[flow/config.mk]
export PLATFORM = sky130hd
export DESIGN_NAME = alu
export DESIGN_NICKNAME = alu
export VERILOG_FILES = /design/flow/design.v
export SDC_FILE = /design/flow/constraint.sdc
export NUM_CORES = 4
export LEC_CHECK = 0
export CAP_MARGIN = 20
export CORE_MARGIN = 2
export CORE_UTILIZATION = 58
export SLEW_MARGIN = 20
[flow/constraint.sdc]
create_clock -name core_clock -period 6.97 [get_ports {i_clk}]
set_input_delay 1.3940 -clock core_clock [delete_from_list [all_inputs] [get_ports {i_clk}]]
set_output_delay 1.3940 -clock core_clock [all_outputs]
set_load 0.01 [all_outputs]
[flow/design.v]
module alu #(
    parameter INST_W = 4,
    parameter INT_W  = 6,
    parameter FRAC_W = 10,
    parameter DATA_W = INT_W + FRAC_W
)(
    input                      i_clk,
    input                      i_rst_n,
    input                      i_in_valid,
    output                     o_busy,
    input         [INST_W-1:0] i_inst,
    input  signed [DATA_W-1:0] i_data_a,
    input  signed [DATA_W-1:0] i_data_b,
    output                     o_out_valid,
    output        [DATA_W-1:0] o_data
);
    localparam ADD = 4'b0000,
	       	   SUB = 4'b0001,
	           MUL = 4'b0010,
	           ACC = 4'b0011,
	           SOFTPLUS = 4'b0100,
	       	   XOR = 4'b0101,
	       	   RS = 4'b0110,
	           LR = 4'b0111,
	           CNTZERO = 4'b1000,
	           RMATCH = 4'b1001,
			   DIV3 = 16'b0101_0101_0101_0101,  
			   DIV9 = 16'b0001_1100_0111_0001,
			   BUSY = 1;
	reg signed [DATA_W-1:0] i_data_a_R;
	reg signed [DATA_W-1:0] i_data_b_R;
	reg signed [DATA_W-1:0] o_data_R;
	reg		   [DATA_W-1:0] o_data_lock;
	reg	       [INST_W-1:0]	op;
	reg		   				o_busy_R;
	reg						valid_R;
	reg					    valid_lock;
	reg	signed [31:0]       mul_o;
	reg						mul_busy;
	reg						mul_valid;
	reg						mem_rst;
	reg						acc_valid;
	reg signed [DATA_W:0] add_ext1;
	reg signed [DATA_W:0] sub_ext1;
	reg signed [DATA_W*2-1:0] tmp;
	reg mul_cnt;
	reg 	   [3:0] idx;
	reg signed [DATA_W+3:0] acc_mem[15:0];
	reg signed [DATA_W+3:0] acc_tmp;
	reg 	   [DATA_W-1:0] tmp_lr;
	reg		   [4:0] zcnt;
	reg					fnd;
	reg 	   [DATA_W-4:0] match4;
	integer i;
	integer k;
	assign o_data = o_data_lock;
	assign o_busy = o_busy_R;
	assign o_out_valid = valid_lock;
	function automatic [DATA_W-1:0] rnd32_sat16;
		input [DATA_W*2-1:0] x;
		reg carry;
		reg [DATA_W*2-FRAC_W+1:0] round;		
		begin
			carry = x[FRAC_W-1];
			round = $signed({x[DATA_W*2-1], x[(DATA_W*2-1)-:22]}) + carry;
			rnd32_sat16 = (round[(DATA_W*2-FRAC_W)-:8] == {8{1'b0}} || round[(DATA_W*2-FRAC_W)-:8] == {8{1'b1}})? round[0+:16]: {round[DATA_W*2-FRAC_W], {15{!round[DATA_W*2-FRAC_W]}}};
		end	
	endfunction
	function automatic [DATA_W-1:0] rnd32_sat16_sh4;
		input [DATA_W*2-1:0] x;
		reg carry;
		reg [DATA_W*2-FRAC_W:0] round;
		reg [DATA_W*2-1:0] shift;		
		begin
			shift = x >> 6;
			carry = shift[FRAC_W-1];
			round = $signed({shift[DATA_W*2-1], shift[(DATA_W*2-1)-:22]}) + carry;
			rnd32_sat16_sh4 = (round[(DATA_W*2-FRAC_W)-:8] == {8{1'b0}} || round[(DATA_W*2-FRAC_W)-:8] == {8{1'b1}})? round[0+:16]: {round[DATA_W*2-FRAC_W], {15{!round[DATA_W*2-FRAC_W]}}};
		end	
	endfunction
	function automatic [DATA_W-1:0] sat_ext1;
		input [DATA_W:0] ext1;
		begin
			sat_ext1 = (ext1[DATA_W:DATA_W-1] == 2'b00 || ext1[DATA_W:DATA_W-1] == 2'b11)? ext1[DATA_W-1:0]: {ext1[DATA_W], {15{!ext1[DATA_W]}}};
		end
	endfunction
	function automatic [DATA_W-1:0] softplus;
		input signed [DATA_W-1:0] x;
		reg signed [DATA_W*2-1:0] sf_tmp;
		begin
			if(x >= 2048) begin
				softplus = x;
			end else if((x >= 0) && (x < 2048)) begin
				sf_tmp = $signed($signed({{x[DATA_W-1]}, x[0+:14], {1'b0}}) + 2048) * DIV3;
				softplus = rnd32_sat16_sh4(sf_tmp);
			end else if((x >= -1024) && (x < 0)) begin
				sf_tmp = $signed(x + 2048) * DIV3;
				softplus = rnd32_sat16_sh4(sf_tmp);
			end else if((x >= -2048) && (x < -1024)) begin
				sf_tmp = $signed($signed({{x[DATA_W-1]}, x[0+:14], {1'b0}}) + 5120) * DIV9;
				softplus = rnd32_sat16_sh4(sf_tmp);
			end else if((x >= -3072) && (x < -2048)) begin
				sf_tmp = $signed(x + 3072) * DIV9;
				softplus = rnd32_sat16_sh4(sf_tmp);
			end else if(x < -3072) begin
				softplus = 0;
			end else begin
				softplus = 0;
			end
		end
	endfunction
	always@(*) begin
		add_ext1 = 0;
		sub_ext1 = 0;
		mul_o = 0;
		acc_tmp = 0;
		zcnt = 0;
		match4 = 0;
		i = 0;
		case(op)
			ADD: begin
				add_ext1 = {i_data_a_R[DATA_W-1], i_data_a_R} + {i_data_b_R[DATA_W-1], i_data_b_R};
				o_data_R = sat_ext1(add_ext1);
			end
			SUB: begin
				sub_ext1 = {i_data_a_R[DATA_W-1], i_data_a_R} - {i_data_b_R[DATA_W-1], i_data_b_R};
				o_data_R = sat_ext1(sub_ext1);
			end
			MUL: begin
				mul_o = i_data_a_R * i_data_b_R;
				o_data_R = rnd32_sat16(mul_o);
			end
			ACC: begin 			
				acc_tmp = {{1'b0}, acc_mem[idx]} + {{4{i_data_b_R[DATA_W-1]}}, i_data_b_R};
				o_data_R = (acc_tmp[(DATA_W+3)-:5] == {5{1'b0}} || acc_tmp[(DATA_W+3)-:5] == {5{1'b1}})? acc_tmp[(DATA_W-1)-:16]: {acc_tmp[DATA_W+3], {15{!acc_tmp[DATA_W+3]}}};
			end
			SOFTPLUS: o_data_R = softplus(i_data_a_R);
			XOR: o_data_R = i_data_a_R ^ i_data_b_R;
			RS: o_data_R = i_data_a_R >>> i_data_b_R;
			LR: o_data_R = (i_data_a_R >> (DATA_W - i_data_b_R)) ^ (i_data_a_R << i_data_b_R);
			CNTZERO: begin
				zcnt = 0;
				for(i = 0; i < DATA_W; i = i + 1) begin
					if(i_data_a_R[i] && 1) zcnt = ((DATA_W-1) - i);
				end
				o_data_R = {{11{1'b0}}, zcnt};
			end
			RMATCH: begin
				for(i = 0; i <= DATA_W-4; i = i + 1) begin
					match4[i] = (i_data_a_R[i+:4] == i_data_b_R[(DATA_W-1-i)-:4]);
				end
				o_data_R = {{3{1'b0}}, match4};
			end
			default: o_data_R = 0;
		endcase
	end
	always@(*) begin
		idx = i_data_a_R[0+:4];
	end
    always@(posedge i_clk or negedge i_rst_n) begin
    	if(!i_rst_n) begin
			for(k = 0; k < 16; k = k + 1) begin
				acc_mem[k] <= 0;
			end
		end else if(op == ACC) begin
			acc_mem[idx] <= acc_mem[idx] + {{4{i_data_b_R[DATA_W-1]}}, i_data_b_R};
		end
	end
    always@(posedge i_clk or negedge i_rst_n) begin
    	if(!i_rst_n) begin
			i_data_a_R <= 0;
			i_data_b_R <= 0;
			op <= 0;		
		end else if(i_in_valid) begin
			i_data_a_R <= i_data_a;
			i_data_b_R <= i_data_b;
			op <= i_inst;
		end else begin
			i_data_a_R <= 0;
			i_data_b_R <= 0;
			op <= op;
		end           
    end
	always@(posedge i_clk or negedge i_rst_n) begin
    	if(!i_rst_n) begin
    		o_busy_R <= 0;
    	end else if(i_in_valid) begin
    		o_busy_R <= 1;
    	end else if(valid_R) begin
    		o_busy_R <= 0;
    	end else begin
    		o_busy_R <= 0;
    	end
    end
	always@(posedge i_clk or negedge i_rst_n) begin
    	if(!i_rst_n) begin
    		valid_R <= 0;
    	end else if(i_in_valid) begin
    		valid_R <= 1;
    	end else begin
    		valid_R <= 0;
    	end
    end
	always@(posedge i_clk or negedge i_rst_n) begin
    	if(!i_rst_n) begin
			o_data_lock <= 0;
		end else if(valid_R) begin
			o_data_lock <= o_data_R;
		end else begin
			o_data_lock <= 0;
		end           
    end
    always@(posedge i_clk or negedge i_rst_n) begin
    	if(!i_rst_n) begin
    		valid_lock <= 0;
    	end else if(valid_R) begin
    		valid_lock <= 1;
    	end else begin
    		valid_lock <= 0;
    	end
    end
endmodule
[flow/run.sh]
#!/bin/bash
# the make line also repeats each setting of config.mk as NAME=value (left out here)
make -C /OpenROAD-flow-scripts/flow DESIGN_CONFIG=/design/flow/config.mk WORK_HOME=/design/flow/orfs CLKGATE_MAP_FILE= finish
==> impl_metrics.yaml, run 1 <==
# physical design summary
logic_synthesis:
  xor_share_pct: 4.448
  ys_area_um2: 49650
  fp_nets: 6890
  synth-async-reset-ratio_pct: 100.0
  syn_inst: 5820
  synth_stat.cells: 5820
  aoi_share_pct: 18.02
  logic_family: "adder cells"
  ys_seq_elements: 374
  ys_sh_adder_pct: 33.99
  mux_share_pct: 1.278
  synthTopCellsByCount: "inv_1, nand2_1, fa_1"
  simple_gate_share_pct: 14.87
  yosysTopAreaCell: "fa_1"
  ys_types: 116
  ff_type: "dfrtp_1"
  top_cell_area_share_pct: 21.29
  top_cells_by_area: "fa_1, dfrtp_1, ha_1"
  ys_warn_count: 2
  avgSynthCellArea_um2: 8.530
  ys_seq_share_pct: 18.85
  syn_area_um2: 49650
  most_common_cell: "inv_1"
  enable_flop_cells: 0
worst_setup_path:
  crit_start: "i_data_a_R[15]"
  reg2reg_depth: 27
  path_buffers: 8
  cp.required_ns: 7.35
  crit_type: "register to register"
  critical-path-max-stage-delay_ns: 0.57
  r2r_end: "o_data_lock[11]"
  start_kind: "register"
  r2r-start: "i_data_a_R[15]"
  slowest_stage: "or4_4"
  r2r_setup_slack_ns: -0.79
  worstSetupEndpoint: "o_data_lock[11]"
  crit_top_cell: "fa_1"
  crit_family: "adder cells"
  critPathMaxFanout: 11
  crit_cells: 27
  worstSetupEndpointType: "register"
  arrival_ns: 8.14
final_timing:
  slew_headroom_pct: 20.77
  skew_ns: 0.03303
  period_needed_ns: 7.763
  setup_tns_ns: -10.71
  setup_violations: 16
  finalHoldViolCount: 0
  rsz0062_at_grt: "yes"
  setup_slack_ns: -0.7929
  fin_crit_sh_pct: 111.4
  slew_violations: 0
  max_freq_ghz: 0.1288
  tightest_slew_ns: 1.158
routing:
  wl_mm: 189.3
  drc: 0
  first_pass_iters: 7
  vias_per_cell: 6.034
  wl_per_cell_um: 23.68
  ant_nets: 0
  detail_route.iter0.violations: 4560
  vias: 48248
worst_hold_path:
  min_delay_path_depth: 2
  min_to: "acc_mem[7][16]"
  hp-start: "acc_mem[7][16]"
  hold_class: "register to register"
finish:
  flop_area_um2: 9385
  syn_to_final_growth_pct: 28.59
  nNetsFinal: 7894
  fin_util_pct: 75.09
  nFillCells: 6168
  comb_area_um2: 38540
place:
  numPortBuffers: 56
  dpl.hpwl_mm: 150.7
  place_congestion: 1.048
floorplanning:
  coreArea_um2: 85010
  fp_util_pct: 58.40
  num_io_pins: 57
  die_h_um: 296.6
  die_area_um2: 87950
  rows: 107
  die-width_um: 296.6
grt:
  first_global_vias: 48441
  grt_pass1_wl_mm: 284.4
  antenna_found_initial: 5
  grt_use_total_pct: 42.83
  grt_use_met1_pct: 56.41
  grt-busiest-layer: "met2"
  use_met3_pct: 11.16
  grt_remaining_overflow: 0
  grt_start_max_net_pins: 145
  use_met2_pct: 66.35
pwr:
  powerClk_mw: 2.11
  clock_power_share_pct: 6.8
  p_int_mw: 15.92
  switchingPower_mw: 15.20
  power_leader: "combinational logic"
  pg_seq_mw: 2.63
  combPwrFrac_pct: 84.8
  ir_worst_vdd_mv: 0.8233
  powerDensity_nw_per_um2: 487.5
  p_leak_nw: 31.06
  pg_comb_mw: 26.4
  p_sw_share_pct: 48.84
  seq_power_share_pct: 8.4
outcome:
  check-failures: "negative setup slack"
  status: "complete, but fails checks"
clock_network:
  cts_tree: "done"
  path_clk_slew_ns: 0.07
  htree_levels: 2
  clk_latency_ns: 0.55
  cts.sinks: 374
  cts_buffer_depth: 3
  cts_buffers: 39
  cts_root_buffer: "clkbuf_16"
run:
  warnings: 94
  drv_cap: 0
-- routing by layer --
metal	wire [um]	part of all wire [%]
met1	74130	39
met2	83760	44
met5	151	0.080
met4	10710	5.7
met3	20580	11
-- timing repair --
action                                  CTS  global route
pin swaps                                75           116
endpoints found under the setup margin   16            16
setup buffers                            70            38
gates cloned                              1             1
hold endpoints to repair                  0             0
gates resized                           197           196
hold buffers                              0             0
-- metrics by stage --
| stage | hold slack, ns | power, mW | setup WS, ns | cell area (um^2) | std cells |
|---|---|---|---|---|---|
| 5_1_grt | 0.5015 | 33.18 | -0.9983 | 63840 | 7995 |
| 3_5_place_dp | 0.4706 | 25.70 | -1.260 | 59790 | 7824 |
| 6_report | 0.4800 | 31.12 | -0.7929 | 63840 | 7996 |
| 2_1_floorplan | 0.4460 | 15.04 | -0.3047 | 50830 | 5820 |
| 3_3_place_gp | 0.4607 | 25.41 | -1.181 | 59790 | 7824 |
| 4_1_cts | 0.4841 | 29.19 | -0.6856 | 62590 | 7961 |
-- area by class of cell --
class / instances / area share [%]
repair buffers: 1236 / 15.63
clock inverters: 9 / 0.1666
inverters: 845 / 5.053
diodes: 1 / 0.003920
multi-input cells: 4328 / 60.36
clock buffers: 59 / 1.834
well taps: 1144 / 2.242
flip-flops and latches: 374 / 14.70
==> run 2, diff against run 1 <==
- CAP_MARGIN: 20 -> 35
- CORE_UTILIZATION: 58 -> 72
- PLACE_DENSITY: unset -> 0.67
- clock period: 6.97 -> 7.02 ns (I/O delays scaled with it)
==> impl_metrics.yaml, run 2 <==
# physical design summary
grt:
  grt_use_total_pct: 67.11
  grt_remaining_overflow: 3
logic_synthesis:
  aoi_share_pct: 18.02
  ys_area_um2: 49650
  logic_family: "adder cells"
  avgSynthCellArea_um2: 8.530
  top_cell_area_share_pct: 21.29
  ys_sh_adder_pct: 33.99
  ys_seq_elements: 374
  top_cells_by_area: "fa_1, dfrtp_1, ha_1"
  most_common_cell: "inv_1"
  syn_area_um2: 49650
  synth_stat.cells: 5820
  synthTopCellsByCount: "inv_1, nand2_1, fa_1"
  ys_warn_count: 2
  mux_share_pct: 1.278
  fp_nets: 6890
  synth-async-reset-ratio_pct: 100.0
  ys_types: 116
  enable_flop_cells: 0
  syn_inst: 5820
  yosysTopAreaCell: "fa_1"
  ys_seq_share_pct: 18.85
  xor_share_pct: 4.448
  simple_gate_share_pct: 14.87
  ff_type: "dfrtp_1"
place:
  numPortBuffers: 56
  dpl.hpwl_mm: 150.5
  dpl_cell_area_um2: 58470
  dpl.cell_count: 7449
  place_congestion: 1.129
floorplanning:
  die_h_um: 266.6
  rows: 96
  die_area_um2: 71070
  fp_util_pct: 72.51
  coreArea_um2: 68470
  die-width_um: 266.6
  num_io_pins: 57
outcome:
  status: "stopped before the end"
  lastStage: "global routing"
  stop_error: "[ERROR GRT-0116] Global routing finished with congestion. Check the congestion regions in the DRC Viewer."
clock_network:
  cts.sinks: 374
  cts_buffer_depth: 3
  cts_root_buffer: "clkbuf_16"
  htree_levels: 2
  cts_buffers: 38
## run 2: metrics by stage
step                setup TNS [ns]  setup slack [ns]
detailed placement          -13.69           -0.9669
floorplan                   -2.934           -0.2547
CTS                         -7.550           -0.5464
global placement            -10.54           -0.7372
## run 2: routing by layer
layer / global-route usage (%) / overflow
met1: 67.83 / 0
met2: 89.65 / 2
met3: 43.71 / 0
met4: 65.97 / 1
met5: 18.23 / 0
## run 2: timing repair
action / 4_1_cts
buffers inserted: 72
endpoints found under the hold margin: 0
endpoints found under the setup margin: 16
pin swaps: 118
hold buffers: 0
resized: 277
==> run 3, diff against run 2 <==
- CAP_MARGIN: 35 -> 25
- CORE_MARGIN: 2 -> 10
- CORE_UTILIZATION: 72 -> 52
- CTS_CLUSTER_SIZE: unset -> 58
- MAX_ROUTING_LAYER: unset -> met5
- PLACE_DENSITY: 0.67 -> unset
- PLACE_DENSITY_LB_ADDON: unset -> 0.28
- SETUP_SLACK_MARGIN: unset -> 0.54
- clock period: 7.02 -> 4.88 ns (I/O delays scaled with it)
==> impl_metrics.yaml, run 3 <==
# physical design summary
outcome:
  status: "complete, but fails checks"
  check-failures: "negative setup slack"
logic_synthesis:
  ff_type: "dfrtp_1"
  ys_sh_adder_pct: 33.99
  ys_types: 116
  yosysTopAreaCell: "fa_1"
  syn_area_um2: 49650
  enable_flop_cells: 0
  aoi_share_pct: 18.02
  logic_family: "adder cells"
  ys_area_um2: 49650
  most_common_cell: "inv_1"
  top_cells_by_area: "fa_1, dfrtp_1, ha_1"
  ys_seq_elements: 374
  mux_share_pct: 1.278
  synthTopCellsByCount: "inv_1, nand2_1, fa_1"
  synth_stat.cells: 5820
  syn_inst: 5820
  simple_gate_share_pct: 14.87
  synth-async-reset-ratio_pct: 100.0
  ys_seq_share_pct: 18.85
  fp_nets: 6890
  top_cell_area_share_pct: 21.29
  ys_warn_count: 2
  xor_share_pct: 4.448
  avgSynthCellArea_um2: 8.530
routing:
  first_pass_iters: 8
  ant_nets: 0
  met2WireLength_mm: 83.98
  vias: 48363
  drc: 0
  wl_per_cell_um: 22.74
  wl_mm: 188.2
  routedLengthMet1_mm: 76.86
  detail_route.iter0.violations: 4604
  highest_layer: "met5"
  vias_per_cell: 5.844
  met3_wirelength_mm: 18.72
finish:
  fin_area_um2: 65260
  nNetsFinal: 8049
  syn_to_final_growth_pct: 31.45
pwr:
  p_leak_nw: 31.86
  powerDensity_nw_per_um2: 678.4
  switchingPower_mw: 21.41
  p_int_mw: 22.86
  pg_comb_mw: 37.3
  seq_power_share_pct: 8.4
  combPwrFrac_pct: 84.3
  powerClk_mw: 3.23
  pg_seq_mw: 3.74
  clock_power_share_pct: 7.3
  p_sw_share_pct: 48.36
  power_leader: "combinational logic"
  ir_worst_vdd_mv: 1.433
floorplanning:
  die_h_um: 329.0
  die-width_um: 329.0
  coreArea_um2: 94870
  fp_util_pct: 52.33
  num_io_pins: 57
  die_area_um2: 108200
  rows: 113
worst_setup_path:
  path_buffers: 7
  worstSetupEndpoint: "o_data_lock[2]"
  start_kind: "register"
  r2r_end: "o_data_lock[2]"
  r2r-start: "i_data_b_R[5]"
  crit_cells: 28
  crit_family: "adder cells"
  critPathMaxFanout: 8
  worstSetupEndpointType: "register"
  reg2reg_depth: 28
  r2r_setup_slack_ns: -2.93
  arrival_ns: 8.27
  cp.required_ns: 5.34
  critical-path-max-stage-delay_ns: 0.65
  crit_type: "register to register"
  crit_start: "i_data_b_R[5]"
  slowest_stage: "a2111oi_1"
run:
  drv_cap: 0
  warnings: 83
clock_network:
  cts_tree: "done"
  clk_latency_ns: 0.60
  cts.sinks: 374
  cts_buffer_depth: 3
  cts_buffers: 42
  ctsHoldBuffers: 0
  cts_root_buffer: "clkbuf_16"
  htree_levels: 2
  path_clk_slew_ns: 0.07
final_timing:
  finalHoldViolCount: 0
  slew_headroom_pct: 35.64
  setup_slack_ns: -2.927
  fin_crit_sh_pct: 160.0
  period_needed_ns: 7.807
  setup_violations: 40
  slew_violations: 0
  skew_ns: 0.03950
  fin_hold_ws_ns: 0.4591
  tightest_slew_ns: 0.9630
  setup_tns_ns: -47.90
  rsz0062_at_grt: "yes"
  max_freq_ghz: 0.1281
place:
  numPortBuffers: 56
  dpl_cell_area_um2: 61130
  place_congestion: 1.059
  dpl.hpwl_mm: 153.5
grt:
  grt_pass1_wl_mm: 288.9
  grt_use_total_pct: 34.41
  antenna_found_initial: 5
  first_global_vias: 49216
  grt_start_max_net_pins: 99
  grt_remaining_overflow: 0
worst_hold_path:
  hold_class: "primary input to async pin"
==> run 3: repair_timing <==
action / in CTS / in global routing
buffers inserted: 79 / 26
resized: 272 / 172
pin swaps: 137 / 98
hold endpoints to repair: 0 / 0
endpoints found under the setup margin: 270 / 230
cloned: 1 / 1
==> run 3: per-stage QoR <==
stage	utilization, %	setup WS (ns)	std cells	power, mW
final	68.79	-2.927	8275	44.27
after global routing	68.79	-3.185	8273	47.44
after CTS	67.75	-2.905	8245	42.20
after detailed placement	64.44	-3.179	8092	37.27
after global placement	64.44	-3.152	8092	36.67
after floorplan	-	-2.395	5820	21.53
==> run 3: routing by layer <==
| layer | GRT usage [%] | vias up |
|---|---|---|
| met5 | 0 | - |
| met4 | 13.73 | 8 |
| li1 | - | 21967 |
| met3 | 8.861 | 492 |
| met2 | 53.60 | 2142 |
| met1 | 45.48 | 23754 |
==> run 3: final cells by class <==
class,instances,area [um^2]
fill,7525,29610
clock buffer,59,1185
multi-input combinational,4329,38510
antenna,2,5.005
inverter,845,3218
clock inverter,14,186.4
sequential,374,9393
tap,1265,1583
timing repair buffer,1387,11180
==> run 4, diff against run 3 <==
- CAP_MARGIN: 25 -> 20
- CORE_MARGIN: 10 -> 2
- CORE_UTILIZATION: 52 -> 66
- CTS_CLUSTER_DIAMETER: unset -> 275
- CTS_CLUSTER_SIZE: 58 -> unset
- MAX_ROUTING_LAYER: met5 -> met4
- PLACE_DENSITY_LB_ADDON: 0.28 -> unset
- SETUP_SLACK_MARGIN: 0.54 -> 1.26
- clock period: 4.88 -> 7.4 ns (I/O delays scaled with it)
==> impl_metrics.yaml, run 4 <==
# physical design summary
grt:
  antenna_found_initial: 18
  grt_start_max_net_pins: 135
  grt_use_total_pct: 52.94
  grt_pass1_wl_mm: 303.5
  grt_remaining_overflow: 0
  first_global_vias: 52697
floorplanning:
  die_area_um2: 77430
  rows: 100
  die_h_um: 278.3
  num_io_pins: 57
  die-width_um: 278.3
  fp_util_pct: 66.69
  coreArea_um2: 74450
final_timing:
  rsz0062_at_grt: "yes"
  setup_slack_ns: -2.597
  max_freq_ghz: 0.1000
  slew_headroom_pct: -30.91
  fin_hold_ws_ns: 0.4787
  slew_violations: 7
  finalHoldViolCount: 0
  setup_violations: 16
  fin_crit_sh_pct: 135.1
  skew_ns: 0.05134
  tightest_slew_ns: 1.964
  period_needed_ns: 9.997
routing:
  ant_nets: 0
  first_pass_iters: 17
  drc: 0
  vias: 53611
  wl_per_cell_um: 29.47
  wl_mm: 225.1
  detail_route.iter0.violations: 9158
  vias_per_cell: 7.018
worst_setup_path:
  r2r_setup_slack_ns: -2.60
  critical-path-max-stage-delay_ns: 1.21
  start_kind: "register"
  crit_top_cell: "buf_4"
  r2r_end: "o_data_lock[9]"
  path_buffers: 14
  crit_family: "adder cells"
  worstSetupEndpoint: "o_data_lock[9]"
  r2r-start: "i_data_a_R[13]"
  critPathMaxFanout: 9
  crit_type: "register to register"
  crit_start: "i_data_a_R[13]"
  cp.required_ns: 7.84
  worstSetupEndpointType: "register"
  reg2reg_depth: 32
  arrival_ns: 10.44
  slowest_stage: "a2111oi_4"
  crit_cells: 32
logic_synthesis:
  avgSynthCellArea_um2: 8.530
  ys_seq_elements: 374
  aoi_share_pct: 18.02
  simple_gate_share_pct: 14.87
  ys_seq_share_pct: 18.85
  logic_family: "adder cells"
  mux_share_pct: 1.278
  ys_area_um2: 49650
  syn_area_um2: 49650
  syn_inst: 5820
  yosysTopAreaCell: "fa_1"
  ys_warn_count: 2
  synth_stat.cells: 5820
  synth-async-reset-ratio_pct: 100.0
  ys_sh_adder_pct: 33.99
  xor_share_pct: 4.448
  enable_flop_cells: 0
  fp_nets: 6890
  ys_types: 116
  top_cells_by_area: "fa_1, dfrtp_1, ha_1"
  synthTopCellsByCount: "inv_1, nand2_1, fa_1"
  top_cell_area_share_pct: 21.29
  most_common_cell: "inv_1"
  ff_type: "dfrtp_1"
outcome:
  status: "complete, but fails checks"
  check-failures: "max-capacitance violations, max-slew violations, negative setup slack"
worst_hold_path:
  min_to: "acc_mem[1][11]"
  min_delay_path_depth: 2
  hold_class: "register to register"
  hp-start: "acc_mem[1][11]"
run:
  warnings: 94
  drv_cap: 2
clock_network:
  cts_root_buffer: "clkbuf_16"
  cts_buffer_depth: 3
  path_clk_slew_ns: 0.07
  ctsHoldBuffers: 0
  cts_buffers: 37
  cts.sinks: 374
  clk_latency_ns: 0.56
  htree_levels: 2
  cts_tree: "done"
pwr:
  p_sw_share_pct: 53.48
  powerDensity_nw_per_um2: 499.5
  seq_power_share_pct: 8.1
  clock_power_share_pct: 6.0
  power_leader: "combinational logic"
  pg_comb_mw: 26.6
  powerClk_mw: 1.87
  p_int_mw: 14.42
  switchingPower_mw: 16.57
  combPwrFrac_pct: 85.9
  pg_seq_mw: 2.50
  ir_worst_vdd_mv: 1.511
  p_leak_nw: 29.95
finish:
  flop_area_um2: 9392
  syn_to_final_growth_pct: 24.95
  comb_area_um2: 38610
  nFillCells: 4030
  nNetsFinal: 7688
  fin_util_pct: 83.33
place:
  numPortBuffers: 56
  place_congestion: 1.088
  dpl.hpwl_mm: 152.6
-- run 4: per-layer routing --
layer | routed length, um | global-route usage [%] | vias to the layer above
met5 | 0 | - | -
met4 | 25000 | 34.14 | 0
met3 | 35480 | 17.16 | 2171
met2 | 92320 | 79.88 | 4950
met1 | 72300 | 60.86 | 25233
li1 | - | - | 21257
-- run 4: final cells by class --
type                            count  share of cell area [%]
Multi-Input combinational cell   4328                   62.24
Sequential cell                   374                   15.14
Timing Repair Buffer             1032                   13.51
Inverter                          845                   5.180
Tap cell                          969                   1.954
Clock buffer                       54                   1.761
Clock inverter                     11                  0.1089
Antenna cell                       26                  0.1049
-- run 4: timing repair --
| action | CTS | global route |
|---|---|---|
| hold endpoints to repair | 0 | 0 |
| endpoints found under the setup margin | 16 | 32 |
| gates resized | 224 | 208 |
| gates cloned | 0 | 0 |
| pin swaps | 102 | 95 |
| buffers inserted | 63 | 49 |
-- run 4: metrics by stage --
| step | total power [mW] | setup WS [ns] | instances | setup TNS, ns | instance area, um^2 |
|---|---|---|---|---|---|
| floorplan | 14.17 | 0.1253 | 5820 | 0 | 50840 |
| global placement | 22.78 | -0.5651 | 7436 | -7.438 | 57910 |
| detailed placement | 23.50 | -0.6449 | 7436 | -8.735 | 57910 |
| CTS | 26.49 | -0.2571 | 7564 | -2.749 | 60610 |
| global route | 31.84 | -2.536 | 7637 | -36.59 | 62030 |
| finish | 30.99 | -2.597 | 7639 | -37.56 | 62030 |
==> run 5, diff against run 4 <==
- ABC_AREA: unset -> 1
- CORE_ASPECT_RATIO: unset -> 1.14
- CORE_UTILIZATION: 66 -> 72
- CTS_CLUSTER_DIAMETER: 275 -> unset
- MAX_ROUTING_LAYER: met4 -> unset
- SETUP_SLACK_MARGIN: 1.26 -> -0.81
- SLEW_MARGIN: 20 -> 40
- clock period: 7.4 -> 8.34 ns (I/O delays scaled with it)
==> impl_metrics.yaml, run 5 <==
# physical design summary
logic_synthesis:
  ys_types: 73
  synthTopCellsByCount: "nand2_1, inv_1, fa_1"
  syn_area_um2: 53580
  synth-async-reset-ratio_pct: 100.0
  top_cells_by_area: "fa_1, dfrtp_1, nand2_1"
  ys_warn_count: 2
  avgSynthCellArea_um2: 7.139
  ys_sh_adder_pct: 31.47
  ys_seq_elements: 374
  xor_share_pct: 2.809
  most_common_cell: "nand2_1"
  yosysTopAreaCell: "fa_1"
  top_cell_area_share_pct: 19.73
  logic_family: "adder cells"
  ys_area_um2: 53580
  fp_nets: 8576
  enable_flop_cells: 0
  mux_share_pct: 0.09340
  aoi_share_pct: 10.69
  simple_gate_share_pct: 25.21
  ys_seq_share_pct: 17.47
  syn_inst: 7506
  synth_stat.cells: 7506
  ff_type: "dfrtp_1"
worst_setup_path:
  r2r_end: "o_data_lock[7]"
  cp.required_ns: 8.79
  crit_family: "buffers and inverters"
  r2r_setup_slack_ns: -0.55
  r2r-start: "i_data_a_R[3]"
  slowest_stage: "xnor2_1"
  critPathMaxFanout: 29
  reg2reg_depth: 29
  critical-path-max-stage-delay_ns: 0.81
  crit_cells: 29
  crit_type: "register to register"
  worstSetupEndpointType: "register"
  worstSetupEndpoint: "o_data_lock[7]"
  crit_top_cell: "nand2_1"
  path_buffers: 9
  crit_start: "i_data_a_R[3]"
  arrival_ns: 9.34
  start_kind: "register"
routing:
  wl_mm: 204.3
  detail_route.iter0.violations: 7923
  drc: 0
  ant_nets: 0
  wl_per_cell_um: 24.02
  vias_per_cell: 6.554
  first_pass_iters: 17
  vias: 55748
clock_network:
  cts_buffer_depth: 3
  htree_levels: 2
  cts.sinks: 374
  cts_root_buffer: "clkbuf_16"
  path_clk_slew_ns: 0.07
  cts_tree: "done"
  cts_buffers: 37
  post_cts.repair.setup_buffers: 0
  ctsHoldBuffers: 0
  ctsResizeCount: 0
  clk_latency_ns: 0.59
final_timing:
  period_needed_ns: 8.892
  setup_slack_ns: -0.5516
  finalHoldViolCount: 0
  fin_crit_sh_pct: 106.6
  skew_ns: 0.04382
  tightest_slew_ns: 0.9727
  slew_violations: 0
  setup_tns_ns: -6.635
  slew_headroom_pct: 34.69
  setup_violations: 16
  max_freq_ghz: 0.1125
pwr:
  powerClk_mw: 1.81
  ir_worst_vdd_mv: 0.5798
  seq_power_share_pct: 10.9
  p_sw_share_pct: 60.62
  powerDensity_nw_per_um2: 357.2
  combPwrFrac_pct: 80.2
  p_int_mw: 7.981
  power_leader: "combinational logic"
  p_total_mw: 20.26
  pg_seq_mw: 2.21
  clock_power_share_pct: 8.9
  switchingPower_mw: 12.28
  pg_comb_mw: 16.2
  p_leak_nw: 31.22
floorplanning:
  die-width_um: 259.5
  die_area_um2: 76620
  coreArea_um2: 73480
  die_h_um: 295.3
  fp_util_pct: 72.93
  rows: 106
  num_io_pins: 57
grt:
  grt_remaining_overflow: 0
  antenna_found_initial: 12
  grt_use_total_pct: 53.38
  grt_start_max_net_pins: 139
  grt_pass1_wl_mm: 312.6
  first_global_vias: 56238
worst_hold_path:
  hp-start: "acc_mem[5][9]"
  min_delay_path_depth: 2
  min_to: "acc_mem[5][9]"
  hold_class: "register to register"
finish:
  nNetsFinal: 8568
  syn_to_final_growth_pct: 5.877
  nFillCells: 5045
outcome:
  status: "complete, but fails checks"
  check-failures: "negative setup slack"
run:
  drv_cap: 0
  warnings: 90
place:
  dpl_worst_slack_ns: 0.2691
  numPortBuffers: 56
  dpl.hpwl_mm: 152.0
  place_congestion: 1.096
-- run 5: per-layer routing --
| layer | global-route usage, % | wire [um] | vias to the layer above |
|---|---|---|---|
| met5 | 0 | 174 | - |
| li1 | - | - | 23509 |
| met3 | 20.90 | 29750 | 1932 |
| met4 | 45.42 | 22650 | 18 |
| met2 | 80.94 | 87310 | 5021 |
| met1 | 58.90 | 64430 | 25268 |
-- run 5: area by class of cell --
class	instances	area (um^2)	share of cell area, %
clock buffers	51	1028	1.813
multi-input cells	5403	37710	66.47
repair buffers	172	1466	2.585
well taps	972	1216	2.144
inverters	1510	5677	10.01
flip-flops and latches	374	9364	16.51
diodes	8	20.02	0.03529
clock inverters	16	247.7	0.4367
-- run 5: through the flow --
stage          area [um^2]  cells  util (%)  hold WS (ns)
6_report             56730   8506     77.21        0.4856
5_1_grt              56710   8499     77.19        0.5040
4_1_cts              56700   8498     77.16        0.4832
3_5_place_dp         55420   8431     75.43        0.4613
3_3_place_gp         55370   8431     75.35        0.4559
2_1_floorplan        53580   7506         -        0.4419
==> run 6, diff against run 5 <==
- CORE_ASPECT_RATIO: 1.14 -> unset
- CORE_MARGIN: 2 -> 8
- CORE_UTILIZATION: 72 -> 34
- CTS_CLUSTER_DIAMETER: unset -> 353
- GPL_ROUTABILITY_DRIVEN: unset -> 1
- MIN_ROUTING_LAYER: unset -> met1
- PLACE_DENSITY_LB_ADDON: unset -> 0.26
- SETUP_SLACK_MARGIN: -0.81 -> unset
- SLEW_MARGIN: 40 -> 20
- clock period: 8.34 -> 12.5 ns (I/O delays scaled with it)
==> impl_metrics.yaml, run 6 <==
# physical design summary
outcome:
  status: "timing/DRC/antenna clean"
logic_synthesis:
  ys_warn_count: 2
  most_common_cell: "nand2_1"
  avgSynthCellArea_um2: 7.139
  yosysTopAreaCell: "fa_1"
  ys_seq_elements: 374
  fp_nets: 8576
  syn_area_um2: 53580
  ys_types: 73
  xor_share_pct: 2.809
  simple_gate_share_pct: 25.21
  top_cells_by_area: "fa_1, dfrtp_1, nand2_1"
  ys_seq_share_pct: 17.47
  aoi_share_pct: 10.69
  logic_family: "adder cells"
  synth_stat.cells: 7506
  mux_share_pct: 0.09340
  synthTopCellsByCount: "nand2_1, inv_1, fa_1"
  ys_sh_adder_pct: 31.47
  ys_area_um2: 53580
  top_cell_area_share_pct: 19.73
  ff_type: "dfrtp_1"
  syn_inst: 7506
  synth-async-reset-ratio_pct: 100.0
  enable_flop_cells: 0
routing:
  drc: 0
  first_pass_iters: 6
  wl_mm: 197.5
  vias_per_cell: 5.194
  wl_per_cell_um: 20.62
  detail_route.iter0.violations: 4379
  ant_nets: 0
  vias: 49751
worst_setup_path:
  critical-path-max-stage-delay_ns: 0.58
  path_buffers: 6
  slowest_stage: "inv_1"
  crit_cells: 35
  r2r-start: "i_data_a_R[10]"
  crit_family: "adder cells"
  critPathMaxFanout: 35
  worstSetupEndpointType: "register"
  cp.required_ns: 12.95
  start_kind: "register"
  crit_top_cell: "nand2_1"
  r2r_end: "o_data_lock[12]"
  reg2reg_depth: 35
  crit_type: "register to register"
  r2r_setup_slack_ns: 3.86
  arrival_ns: 9.09
  crit_start: "i_data_a_R[10]"
  worstSetupEndpoint: "o_data_lock[12]"
clock_network:
  ctsHoldBuffers: 0
  path_clk_slew_ns: 0.06
  post_cts.repair.setup_buffers: 0
  cts.sinks: 374
  ctsResizeCount: 0
  cts_tree: "done"
  cts_root_buffer: "clkbuf_16"
  cts_buffer_depth: 3
  htree_levels: 2
  cts_buffers: 44
  clk_latency_ns: 0.60
final_timing:
  rsz0062_at_grt: "no"
  skew_ns: 0.03286
  setup_tns_ns: 0
  period_needed_ns: 8.636
  finalHoldViolCount: 0
  max_freq_ghz: 0.1158
  setup_violations: 0
  tightest_slew_ns: 1.135
  fin_crit_sh_pct: 69.09
  setup_slack_ns: 3.864
  slew_headroom_pct: 24.35
  slew_violations: 0
finish:
  nNetsFinal: 8555
  fin_cells: 9579
  nFillCells: 16824
  syn_to_final_growth_pct: 8.476
place:
  dpl.cell_count: 9493
  dpl.hpwl_mm: 156.7
  numPortBuffers: 56
  place_congestion: 0.9525
  dpl_worst_slack_ns: 3.653
grt:
  grt_use_total_pct: 22.90
  antenna_found_initial: 4
  grt_start_max_net_pins: 100
  grt_pass1_wl_mm: 304.5
  first_global_vias: 49722
  grt_remaining_overflow: 0
pwr:
  powerClk_mw: 1.35
  power_leader: "combinational logic"
  powerDensity_nw_per_um2: 233.5
  clock_power_share_pct: 10.0
  ir_worst_vdd_mv: 0.2162
  p_total_mw: 13.57
  combPwrFrac_pct: 79.4
  p_leak_nw: 31.23
  switchingPower_mw: 8.127
  seq_power_share_pct: 10.6
  p_sw_share_pct: 59.87
  pg_comb_mw: 10.8
  pg_seq_mw: 1.44
  p_int_mw: 5.446
worst_hold_path:
  min_to: "acc_mem[5][2]"
  min_delay_path_depth: 2
  hp-start: "acc_mem[5][2]"
  hold_class: "register to register"
floorplanning:
  coreArea_um2: 156400
  die-width_um: 413.0
  rows: 145
  fp_util_pct: 34.26
  die_area_um2: 170600
  die_h_um: 413.0
  num_io_pins: 57
run:
  drv_cap: 0
  warnings: 80
[run 6: through the flow]
step	utilization [%]	cell area [um^2]	hold WS, ns
floorplan	-	53580	0.4419
global placement	36.14	56520	0.4567
detailed placement	36.15	56530	0.4600
CTS	37.11	58040	0.4746
global route	37.17	58120	0.5019
finish	37.17	58120	0.4751
[run 6: layer usage]
layer,vias to the layer above,track usage [%],part of all wire [%]
li1,23468,-,-
met4,0,6.963,3.5
met5,-,0,0
met1,24267,32.14,45
met2,1720,36.67,44
met3,296,3.038,7.0
[run 6: final cells by class]
class | count | area, um^2 | area share (%)
clock inverter | 15 | 220.2 | 0.3789
sequential | 374 | 9366 | 16.11
multi-input combinational | 5403 | 37660 | 64.79
inverter | 1510 | 5673 | 9.760
timing repair buffer | 152 | 1341 | 2.308
tap | 2058 | 2575 | 4.430
antenna | 1 | 2.502 | 0.004305
clock buffer | 66 | 1285 | 2.211
==> run 7, diff against run 6 <==
- ABC_AREA: 1 -> 0
- CAP_MARGIN: 20 -> 25
- CELL_PAD_IN_SITES_DETAIL_PLACEMENT: unset -> 1
- CORE_ASPECT_RATIO: unset -> 1.86
- CORE_UTILIZATION: 34 -> 18
- CTS_CLUSTER_DIAMETER: 353 -> unset
- CTS_CLUSTER_SIZE: unset -> 62
- GPL_TIMING_DRIVEN: unset -> 0
- PLACE_DENSITY: unset -> 0.39
- PLACE_DENSITY_LB_ADDON: 0.26 -> unset
- SLEW_MARGIN: 20 -> 35
- clock period: 12.5 -> 8.24 ns (I/O delays scaled with it)
==> impl_metrics.yaml, run 7 <==
# physical design summary
outcome:
  status: "complete, but fails checks"
  check-failures: "negative setup slack"
pwr:
  pg_seq_mw: 2.25
  pg_comb_mw: 19.9
  power_leader: "combinational logic"
  p_total_mw: 24.19
  p_leak_nw: 28.09
  combPwrFrac_pct: 82.2
  powerClk_mw: 2.06
  ir_worst_vdd_mv: 0.3360
  seq_power_share_pct: 9.3
  clock_power_share_pct: 8.5
  p_sw_share_pct: 56.69
  p_int_mw: 10.47
  powerDensity_nw_per_um2: 383.2
  switchingPower_mw: 13.71
final_timing:
  slew_violations: 0
  fin_crit_sh_pct: 101.4
  skew_ns: 0.02503
  fin_hold_ws_ns: 0.4825
  period_needed_ns: 8.357
  max_freq_ghz: 0.1197
  setup_violations: 5
  slew_headroom_pct: 30.88
  setup_slack_ns: -0.1166
  finalHoldViolCount: 0
  rsz0062_at_grt: "yes"
  tightest_slew_ns: 1.033
worst_setup_path:
  r2r_setup_slack_ns: -0.12
  crit_start: "i_data_b_R[13]"
  worstSetupEndpoint: "o_data_lock[12]"
  crit_family: "adder cells"
  r2r_end: "o_data_lock[12]"
  crit_top_cell: "fa_1"
  slowest_stage: "dfrtp_2"
  reg2reg_depth: 28
  start_kind: "register"
  critical-path-max-stage-delay_ns: 0.68
  r2r-start: "i_data_b_R[13]"
  cp.required_ns: 8.62
  crit_type: "register to register"
  critPathMaxFanout: 13
  crit_cells: 28
  worstSetupEndpointType: "register"
  arrival_ns: 8.74
  path_buffers: 8
floorplanning:
  rows: 263
  fp_util_pct: 18.05
  die-width_um: 401.1
  coreArea_um2: 275100
  die_h_um: 732.3
  die_area_um2: 293700
  num_io_pins: 57
clock_network:
  cts.sinks: 374
  cts_buffer_depth: 3
  cts_tree: "done"
  clk_latency_ns: 0.60
  htree_levels: 2
  cts_root_buffer: "clkbuf_16"
  cts_buffers: 40
  path_clk_slew_ns: 0.07
  ctsHoldBuffers: 0
grt:
  grt_use_total_pct: 17.69
  antenna_found_initial: 17
  grt_pass1_wl_mm: 379.7
  grt_start_max_net_pins: 77
  grt_remaining_overflow: 0
  first_global_vias: 52259
finish:
  flop_area_um2: 9447
  comb_area_um2: 39070
  nNetsFinal: 7286
  syn_to_final_growth_pct: 27.13
  nFillCells: 32181
logic_synthesis:
  top_cell_area_share_pct: 21.29
  ys_warn_count: 2
  simple_gate_share_pct: 14.87
  most_common_cell: "inv_1"
  synth_stat.cells: 5820
  ys_seq_elements: 374
  avgSynthCellArea_um2: 8.530
  ys_area_um2: 49650
  logic_family: "adder cells"
  fp_nets: 6890
  xor_share_pct: 4.448
  synth-async-reset-ratio_pct: 100.0
  ys_seq_share_pct: 18.85
  ys_sh_adder_pct: 33.99
  ff_type: "dfrtp_1"
  ys_types: 116
  mux_share_pct: 1.278
  enable_flop_cells: 0
  yosysTopAreaCell: "fa_1"
  syn_area_um2: 49650
  top_cells_by_area: "fa_1, dfrtp_1, ha_1"
  aoi_share_pct: 18.02
  synthTopCellsByCount: "inv_1, nand2_1, fa_1"
  syn_inst: 5820
place:
  numPortBuffers: 56
  place_congestion: 0.9825
  dpl_worst_slack_ns: -3.706
  dpl.hpwl_mm: 216.3
routing:
  vias: 46463
  vias_per_cell: 4.728
  met3_wirelength_mm: 9.631
  detail_route.iter0.violations: 2651
  ant_nets: 0
  wl_per_cell_um: 27.25
  drc: 0
  first_pass_iters: 5
  routedLengthMet1_mm: 83.51
  met2WireLength_mm: 140.4
  highest_layer: "met5"
  wl_mm: 267.8
worst_hold_path:
  min_delay_path_depth: 2
  min_to: "acc_mem[5][11]"
  hold_class: "register to register"
  hp-start: "acc_mem[5][11]"
run:
  warnings: 82
  drv_cap: 0
## run 7: metal layers
metal  vias up  GRT usage (%)
met5         -              0
met4        10          17.36
met3       890          2.285
met2      1360          33.64
met1     23790          15.69
li1      20413              -
## run 7: final cells by class
class	instances	area share [%]
tap	3577	7.091
buffer	251	2.811
clock buffer	51	1.762
timing repair buffer	376	5.614
sequential	374	14.97
antenna	3	0.01189
inverter	845	5.358
multi-input combinational	4328	61.90
clock inverter	22	0.4877
## run 7: metrics by stage
stage / setup TNS, ns / cells / instance area [um^2] / utilization, %
3_3_place_gp: -4955.85 / 9453 / 54690 / 19.88
4_1_cts: -0.2208 / 9757 / 61710 / 22.43
6_report: -0.1803 / 9827 / 63120 / 22.94
3_5_place_dp: -67.14 / 9474 / 55420 / 20.14
2_1_floorplan: 0 / 5820 / 49660 / -
5_1_grt: -2.659 / 9825 / 63110 / 22.94
## run 7: what timing repair did
| item | 4_1_cts | 5_1_grt |
|---|---|---|
| resized | 678 | 199 |
| setup buffers | 226 | 70 |
| endpoints found under the setup margin | 72 | 15 |
| cloned | 2 | 0 |
| pin swaps | 170 | 137 |
==> run 8, diff against run 7 <==
- ABC_AREA: 0 -> unset
- CAP_MARGIN: 25 -> 20
- CELL_PAD_IN_SITES_DETAIL_PLACEMENT: 1 -> unset
- CORE_ASPECT_RATIO: 1.86 -> unset
- CORE_MARGIN: 8 -> 2
- CORE_UTILIZATION: 18 -> 72
- CTS_CLUSTER_SIZE: 62 -> 31
- GPL_ROUTABILITY_DRIVEN: 1 -> unset
- GPL_TIMING_DRIVEN: 0 -> unset
- MIN_ROUTING_LAYER: met1 -> unset
- PLACE_DENSITY: 0.39 -> 0.67
- SETUP_SLACK_MARGIN: unset -> 0.61
- SLEW_MARGIN: 35 -> 20
- clock period: 8.24 -> 7.32 ns (I/O delays scaled with it)
==> impl_metrics.yaml, run 8 <==
# physical design summary
clock_network:
  cts_buffer_depth: 3
  ctsHoldBuffers: 0
  cts_buffers: 38
  cts_root_buffer: "clkbuf_16"
  htree_levels: 2
  cts.sinks: 374
logic_synthesis:
  enable_flop_cells: 0
  xor_share_pct: 4.448
  synth-async-reset-ratio_pct: 100.0
  most_common_cell: "inv_1"
  syn_inst: 5820
  synth_stat.cells: 5820
  syn_area_um2: 49650
  logic_family: "adder cells"
  ff_type: "dfrtp_1"
  ys_seq_share_pct: 18.85
  ys_types: 116
  avgSynthCellArea_um2: 8.530
  ys_sh_adder_pct: 33.99
  simple_gate_share_pct: 14.87
  synthTopCellsByCount: "inv_1, nand2_1, fa_1"
  fp_nets: 6890
  ys_warn_count: 2
  aoi_share_pct: 18.02
  ys_seq_elements: 374
  yosysTopAreaCell: "fa_1"
  ys_area_um2: 49650
  mux_share_pct: 1.278
  top_cell_area_share_pct: 21.29
  top_cells_by_area: "fa_1, dfrtp_1, ha_1"
place:
  dpl.hpwl_mm: 151.6
  numPortBuffers: 56
  place_congestion: 1.130
floorplanning:
  fp_util_pct: 72.51
  die_area_um2: 71070
  coreArea_um2: 68470
  num_io_pins: 57
  die-width_um: 266.6
  die_h_um: 266.6
  rows: 96
grt:
  grt_remaining_overflow: 408
  grt_use_total_pct: 82.26
outcome:
  stop_error: "[ERROR GRT-0232] Routing congestion too high. Check the congestion heatmap in the GUI."
  lastStage: "global routing"
  status: "stopped before the end"
-- run 8: layer usage --
metal,track usage (%),overflow
met5,44.14,2
met4,80.26,144
met1,81.81,36
met2,96.30,202
met3,70.82,24
-- run 8: per-stage QoR --
stage / instance area, um^2 / setup slack, ns / hold slack (ns) / std cells
4_1_cts: 61310 / -0.2080 / 0.4843 / 7514
2_1_floorplan: 50830 / 0.04530 / 0.4460 / 5820
3_5_place_dp: 57820 / -0.8366 / 0.4708 / 7355
3_3_place_gp: 57820 / -0.5017 / 0.4610 / 7355
-- run 8: timing repair --
action                     CTS
setup endpoints to repair   16
pin swaps                  175
resized                    318
buffers inserted            89
gates cloned                 1
==> run 9, diff against run 8 <==
- CORE_UTILIZATION: 72 -> 40
- CTS_CLUSTER_SIZE: 31 -> unset
- PLACE_DENSITY: 0.67 -> unset
- SETUP_SLACK_MARGIN: 0.61 -> unset
- clock period: 7.32 -> 8.5 ns (I/O delays scaled with it)
==> impl_metrics.yaml, run 9 <==
# physical design summary
clock_network:
  cts_buffer_depth: 3
  cts_buffers: 40
  path_clk_slew_ns: 0.06
  htree_levels: 2
  cts_tree: "done"
  clk_latency_ns: 0.62
  cts_root_buffer: "clkbuf_16"
  cts.sinks: 374
routing:
  vias_per_cell: 5.697
  drc: 0
  ant_nets: 0
  wl_per_cell_um: 24.02
  vias: 43289
  detail_route.iter0.violations: 4458
  first_pass_iters: 6
  wl_mm: 182.5
final_timing:
  max_freq_ghz: 0.1211
  slew_violations: 0
  setup_violations: 0
  period_needed_ns: 8.257
  finalHoldViolCount: 0
  skew_ns: 0.03703
  fin_crit_sh_pct: 97.14
  tightest_slew_ns: 1.119
  slew_headroom_pct: 24.72
worst_setup_path:
  crit_cells: 28
  reg2reg_depth: 28
  critical-path-max-stage-delay_ns: 0.56
  crit_family: "adder cells"
  arrival_ns: 8.69
  worstSetupEndpoint: "o_data_lock[13]"
  crit_type: "register to register"
  cp.required_ns: 8.93
  start_kind: "register"
  r2r-start: "i_data_a_R[11]"
  r2r_end: "o_data_lock[13]"
  slowest_stage: "fa_1"
  crit_top_cell: "ha_1"
  critPathMaxFanout: 12
  path_buffers: 7
  worstSetupEndpointType: "register"
  crit_start: "i_data_a_R[11]"
  r2r_setup_slack_ns: 0.24
logic_synthesis:
  syn_inst: 5820
  fp_nets: 6890
  synth_stat.cells: 5820
  ff_type: "dfrtp_1"
  avgSynthCellArea_um2: 8.530
  synthTopCellsByCount: "inv_1, nand2_1, fa_1"
  synth-async-reset-ratio_pct: 100.0
  top_cells_by_area: "fa_1, dfrtp_1, ha_1"
  ys_types: 116
  yosysTopAreaCell: "fa_1"
  mux_share_pct: 1.278
  aoi_share_pct: 18.02
  ys_seq_elements: 374
  enable_flop_cells: 0
  top_cell_area_share_pct: 21.29
  xor_share_pct: 4.448
  syn_area_um2: 49650
  logic_family: "adder cells"
  ys_area_um2: 49650
  ys_warn_count: 2
  most_common_cell: "inv_1"
  ys_sh_adder_pct: 33.99
  ys_seq_share_pct: 18.85
  simple_gate_share_pct: 14.87
worst_hold_path:
  hp-start: "acc_mem[14][6]"
  min_delay_path_depth: 2
  hold_class: "register to register"
  min_to: "acc_mem[14][6]"
pwr:
  p_total_mw: 19.23
  p_leak_nw: 26.40
  clock_power_share_pct: 9.9
  powerDensity_nw_per_um2: 347.6
  seq_power_share_pct: 11.2
  powerClk_mw: 1.90
  p_sw_share_pct: 55.00
  combPwrFrac_pct: 78.9
  pg_seq_mw: 2.16
  ir_worst_vdd_mv: 0.4828
  pg_comb_mw: 15.2
  p_int_mw: 8.652
  power_leader: "combinational logic"
  switchingPower_mw: 10.58
outcome:
  status: "timing/DRC/antenna clean"
place:
  dpl_cell_area_um2: 53370
  numPortBuffers: 56
  dpl.hpwl_mm: 145.9
  place_congestion: 1.007
run:
  warnings: 86
  drv_cap: 0
grt:
  grt_start_max_net_pins: 149
  first_global_vias: 43315
  antenna_found_initial: 7
  grt_remaining_overflow: 0
  grt_use_total_pct: 28.78
  grt_pass1_wl_mm: 277.1
finish:
  fin_area_um2: 55310
  nFillCells: 12161
  syn_to_final_growth_pct: 11.40
  nNetsFinal: 7004
  fin_util_pct: 44.79
floorplanning:
  coreArea_um2: 123500
  die_area_um2: 127000
  fp_util_pct: 40.21
  rows: 129
  num_io_pins: 57
  die-width_um: 356.3
  die_h_um: 356.3
## run 9: metrics by stage
stage          TNS [ns]  worst slack [ns]  std cells  hold slack [ns]
3_3_place_gp    -0.8218           -0.1164       7511           0.4612
3_5_place_dp     -1.398           -0.1920       7511           0.4699
2_1_floorplan         0           0.04930       5820           0.4460
6_report              0            0.2433       7599           0.4801
5_1_grt        -0.09309          -0.02867       7597           0.5008
4_1_cts               0           0.02444       7579           0.4838
## run 9: final cells by class
class	instances	area, um^2	area share (%)
Multi-Input combinational cell	4328	36420	65.84
Sequential cell	374	9389	16.98
Inverter	845	3197	5.780
Timing Repair Buffer	345	2867	5.183
Tap cell	1637	2048	3.703
Clock buffer	53	1110	2.007
Clock inverter	15	275.3	0.4977
Antenna cell	2	5.005	0.009049
## run 9: repair_timing
| item | in CTS | in global routing |
|---|---|---|
| hold buffers | 0 | 0 |
| pin swaps | 0 | 16 |
| setup buffers | 0 | 17 |
| endpoints found under the hold margin | 0 | 0 |
| gates cloned | 0 | 1 |
| endpoints found under the setup margin | 15 | 15 |
| resized | 8 | 93 |
## run 9: layer usage
layer	global-route usage [%]	vias to the layer above	routed length, um
met2	43.84	1621	79340
li1	-	19853	-
met5	0	-	27
met3	6.159	306	15860
met1	40.96	21505	81400
met4	8.498	4	5874
==> run 10, diff against run 9 <==
- CORE_UTILIZATION: 40 -> 58
- SETUP_SLACK_MARGIN: unset -> 0.64
- clock period: 8.5 -> 4.44 ns (I/O delays scaled with it)
==> impl_metrics.yaml, run 10 <==
# physical design summary
outcome:
  status: "complete, but fails checks"
  check-failures: "negative setup slack"
clock_network:
  clk_latency_ns: 0.62
  ctsHoldBuffers: 0
  cts_buffers: 41
  cts_root_buffer: "clkbuf_16"
  path_clk_slew_ns: 0.07
  htree_levels: 2
  cts_tree: "done"
  cts_buffer_depth: 3
  cts.sinks: 374
final_timing:
  setup_tns_ns: -113.51
  period_needed_ns: 7.876
  fin_crit_sh_pct: 177.4
  finalHoldViolCount: 0
  rsz0062_at_grt: "yes"
  tightest_slew_ns: 1.277
  max_freq_ghz: 0.1270
  setup_violations: 226
  slew_violations: 0
  setup_slack_ns: -3.436
  skew_ns: 0.04656
  slew_headroom_pct: 14.24
pwr:
  pg_comb_mw: 41.2
  pg_seq_mw: 4.16
  powerDensity_nw_per_um2: 734.2
  p_leak_nw: 32.52
  ir_worst_vdd_mv: 1.241
  seq_power_share_pct: 8.5
  p_sw_share_pct: 48.32
  combPwrFrac_pct: 84.1
  p_int_mw: 25.30
  power_leader: "combinational logic"
  powerClk_mw: 3.63
  switchingPower_mw: 23.65
  clock_power_share_pct: 7.4
routing:
  wl_mm: 197.0
  detail_route.iter0.violations: 5233
  ant_nets: 0
  wl_per_cell_um: 23.91
  first_pass_iters: 7
  antennaDiodeCount: 0
  drc: 0
  vias_per_cell: 6.084
  vias: 50123
worst_setup_path:
  crit_family: "adder cells"
  crit_type: "register to register"
  critPathMaxFanout: 5
  arrival_ns: 8.35
  slowest_stage: "fa_2"
  reg2reg_depth: 27
  crit_start: "i_data_a_R[5]"
  path_buffers: 8
  r2r-start: "i_data_a_R[5]"
  worstSetupEndpointType: "register"
  cp.required_ns: 4.92
  worstSetupEndpoint: "o_data_lock[13]"
  crit_cells: 27
  critical-path-max-stage-delay_ns: 0.61
  start_kind: "register"
  r2r_setup_slack_ns: -3.44
  r2r_end: "o_data_lock[13]"
floorplanning:
  coreArea_um2: 85010
  die_h_um: 296.6
  rows: 107
  fp_util_pct: 58.40
  num_io_pins: 57
  die_area_um2: 87950
  die-width_um: 296.6
finish:
  nFillCells: 5856
  nNetsFinal: 8135
  syn_to_final_growth_pct: 34.31
  flop_area_um2: 9393
  comb_area_um2: 39160
logic_synthesis:
  synth_stat.cells: 5820
  aoi_share_pct: 18.02
  ys_seq_share_pct: 18.85
  fp_nets: 6890
  xor_share_pct: 4.448
  top_cell_area_share_pct: 21.29
  mux_share_pct: 1.278
  syn_area_um2: 49650
  ys_seq_elements: 374
  ys_sh_adder_pct: 33.99
  top_cells_by_area: "fa_1, dfrtp_1, ha_1"
  synth-async-reset-ratio_pct: 100.0
  avgSynthCellArea_um2: 8.530
  logic_family: "adder cells"
  ff_type: "dfrtp_1"
  yosysTopAreaCell: "fa_1"
  synthTopCellsByCount: "inv_1, nand2_1, fa_1"
  simple_gate_share_pct: 14.87
  syn_inst: 5820
  enable_flop_cells: 0
  ys_area_um2: 49650
  ys_warn_count: 2
  most_common_cell: "inv_1"
  ys_types: 116
grt:
  grt_remaining_overflow: 0
  grt_pass1_wl_mm: 294.4
  antenna_found_initial: 7
  first_global_vias: 50539
  grt_start_max_net_pins: 92
  grt_use_total_pct: 44.44
place:
  numPortBuffers: 56
  dpl.hpwl_mm: 154.3
  place_congestion: 1.110
  dpl_worst_slack_ns: -3.633
run:
  drv_cap: 0
  warnings: 85
worst_hold_path:
  hold_class: "primary input to async pin"
==> run 10: cell type report <==
type	instances	area share (%)
clock buffer	54	1.717
clock inverter	18	0.3509
inverter	845	4.864
multi-input combinational	4329	58.73
sequential	374	14.09
tap	1144	2.147
timing repair buffer	1474	18.11
==> run 10: metal layers <==
layer	GRT usage (%)	up-vias	share of wire, %
met2	69.08	2785	44
met3	10.45	725	11
li1	-	22153	-
met5	0	-	0.046
met4	24.40	14	6.9
met1	57.49	24446	38
==> run 10: timing repair <==
action	CTS	global route
setup endpoints to repair	320	304
hold endpoints to repair	0	0
resized	295	276
setup buffers	66	59
cloned	5	2
pin swaps	102	132
==> run 10: metrics by stage <==
step | hold slack, ns | util (%) | instances | area [um^2] | power (mW)
final | 0.3405 | 78.43 | 8238 | 66680 | 48.95
after global routing | 0.3935 | 78.43 | 8238 | 66680 | 51.97
after CTS | 0.3510 | 76.50 | 8176 | 65030 | 46.24
after detailed placement | 0.4707 | 72.41 | 8033 | 61560 | 40.39
after global placement | 0.4613 | 72.41 | 8033 | 61560 | 39.54
after floorplan | 0.4460 | - | 5820 | 51340 | 23.81
==> run 11, diff against run 10 <==
- ABC_AREA: unset -> 0
- CELL_PAD_IN_SITES_GLOBAL_PLACEMENT: unset -> 0
- CORE_UTILIZATION: 58 -> 72
- CTS_CLUSTER_SIZE: unset -> 65
- MAX_ROUTING_LAYER: unset -> met4
- MIN_ROUTING_LAYER: unset -> met1
- PLACE_DENSITY_LB_ADDON: unset -> 0.0
- SETUP_SLACK_MARGIN: 0.64 -> 2.28
- SLEW_MARGIN: 20 -> 5
- TNS_END_PERCENT: unset -> 75
- clock period: 4.44 -> 8.04 ns (I/O delays scaled with it)
==> impl_metrics.yaml, run 11 <==
# physical design summary
outcome:
  status: "complete, but fails checks"
  check-failures: "negative setup slack"
final_timing:
  setup_violations: 15
  tightest_slew_ns: 1.294
  finalHoldViolCount: 0
  skew_ns: 0.03910
  slew_headroom_pct: 12.52
  fin_crit_sh_pct: 113.1
  rsz0062_at_grt: "yes"
  setup_slack_ns: -1.054
  slew_violations: 0
  period_needed_ns: 9.094
  max_freq_ghz: 0.1100
finish:
  comb_area_um2: 38460
  nFillCells: 3789
  syn_to_final_growth_pct: 16.80
  nNetsFinal: 7190
  flop_area_um2: 9393
  fin_util_pct: 84.70
floorplanning:
  die-width_um: 266.6
  rows: 96
  num_io_pins: 57
  coreArea_um2: 68470
  die_h_um: 266.6
  die_area_um2: 71070
  fp_util_pct: 72.51
logic_synthesis:
  mux_share_pct: 1.278
  ys_sh_adder_pct: 33.99
  synthTopCellsByCount: "inv_1, nand2_1, fa_1"
  synth_stat.cells: 5820
  logic_family: "adder cells"
  ys_warn_count: 2
  ys_types: 116
  xor_share_pct: 4.448
  avgSynthCellArea_um2: 8.530
  ff_type: "dfrtp_1"
  most_common_cell: "inv_1"
  simple_gate_share_pct: 14.87
  syn_area_um2: 49650
  top_cell_area_share_pct: 21.29
  fp_nets: 6890
  synth-async-reset-ratio_pct: 100.0
  ys_seq_elements: 374
  ys_area_um2: 49650
  top_cells_by_area: "fa_1, dfrtp_1, ha_1"
  syn_inst: 5820
  aoi_share_pct: 18.02
  ys_seq_share_pct: 18.85
  yosysTopAreaCell: "fa_1"
  enable_flop_cells: 0
pwr:
  clock_power_share_pct: 7.6
  pg_seq_mw: 2.29
  ir_worst_vdd_mv: 0.9404
  p_sw_share_pct: 55.03
  p_leak_nw: 27.46
  powerDensity_nw_per_um2: 411.7
  seq_power_share_pct: 9.6
  powerClk_mw: 1.82
  p_int_mw: 10.74
  power_leader: "combinational logic"
  pg_comb_mw: 19.8
  combPwrFrac_pct: 82.8
  switchingPower_mw: 13.14
worst_setup_path:
  crit_cells: 25
  crit_start: "i_data_a_R[2]"
  crit_family: "adder cells"
  r2r-start: "i_data_a_R[2]"
  r2r_end: "o_data_lock[13]"
  slowest_stage: "fa_2"
  cp.required_ns: 8.46
  crit_type: "register to register"
  start_kind: "register"
  arrival_ns: 9.51
  crit_top_cell: "fa_1"
  worstSetupEndpointType: "register"
  reg2reg_depth: 25
  r2r_setup_slack_ns: -1.05
  worstSetupEndpoint: "o_data_lock[13]"
  path_buffers: 6
  critical-path-max-stage-delay_ns: 0.73
  critPathMaxFanout: 7
clock_network:
  htree_levels: 2
  cts.sinks: 374
  clk_latency_ns: 0.58
  cts_root_buffer: "clkbuf_16"
  cts_buffer_depth: 3
  ctsHoldBuffers: 0
  path_clk_slew_ns: 0.06
  cts_buffers: 38
  cts_tree: "done"
run:
  warnings: 86
  drv_cap: 0
worst_hold_path:
  min_delay_path_depth: 2
  hold_class: "register to register"
  min_to: "acc_mem[0][13]"
  hp-start: "acc_mem[0][13]"
grt:
  antenna_found_initial: 11
  grt_remaining_overflow: 0
  grt_start_max_net_pins: 143
  grt_use_total_pct: 53.19
  first_global_vias: 48179
  grt_pass1_wl_mm: 278.3
routing:
  wl_per_cell_um: 28.29
  drc: 0
  first_pass_iters: 17
  ant_nets: 0
  vias: 50224
  detail_route.iter0.violations: 8119
  wl_mm: 199.1
  vias_per_cell: 7.136
place:
  numPortBuffers: 56
  dpl.hpwl_mm: 140.0
  dpl_worst_slack_ns: -0.3125
  place_congestion: 1.109
[run 11: through the flow]
stage	std cells	instance area (um^2)	hold WS, ns	power [mW]	TNS [ns]
3_5_place_dp	6785	53410	0.4705	18.20	-0.3125
6_report	7038	57990	0.4826	23.87	-14.30
4_1_cts	6917	55910	0.4849	20.77	0
2_1_floorplan	5820	50830	0.4460	13.03	0
3_3_place_gp	6785	53410	0.4611	17.66	-0.07471
5_1_grt	7035	57980	0.4947	24.65	-11.97
[run 11: layer usage]
layer  up-vias  share of wire [%]  track usage [%]
met5         -                  0                -
li1      20254                  -                -
met4         0                9.8            32.92
met2      4556                 41            77.29
met3      1671                 16            16.76
met1     23743                 33            64.69
[run 11: layout make-up]
| type | count | share of cell area, % |
|---|---|---|
| inverters | 845 | 5.573 |
| repair buffers | 533 | 7.828 |
| well taps | 882 | 1.903 |
| multi-input cells | 4328 | 66.33 |
| clock buffers | 50 | 1.821 |
| diodes | 14 | 0.06042 |
| flip-flops and latches | 374 | 16.20 |
| clock inverters | 12 | 0.2891 |
[run 11: timing repair]
item	CTS	global route
setup buffers	70	101
endpoints found under the setup margin	17	106
cloned	0	2
pin swaps	53	144
resized	155	276
Power figures rest on the tool's default switching activity, not on a simulated workload.
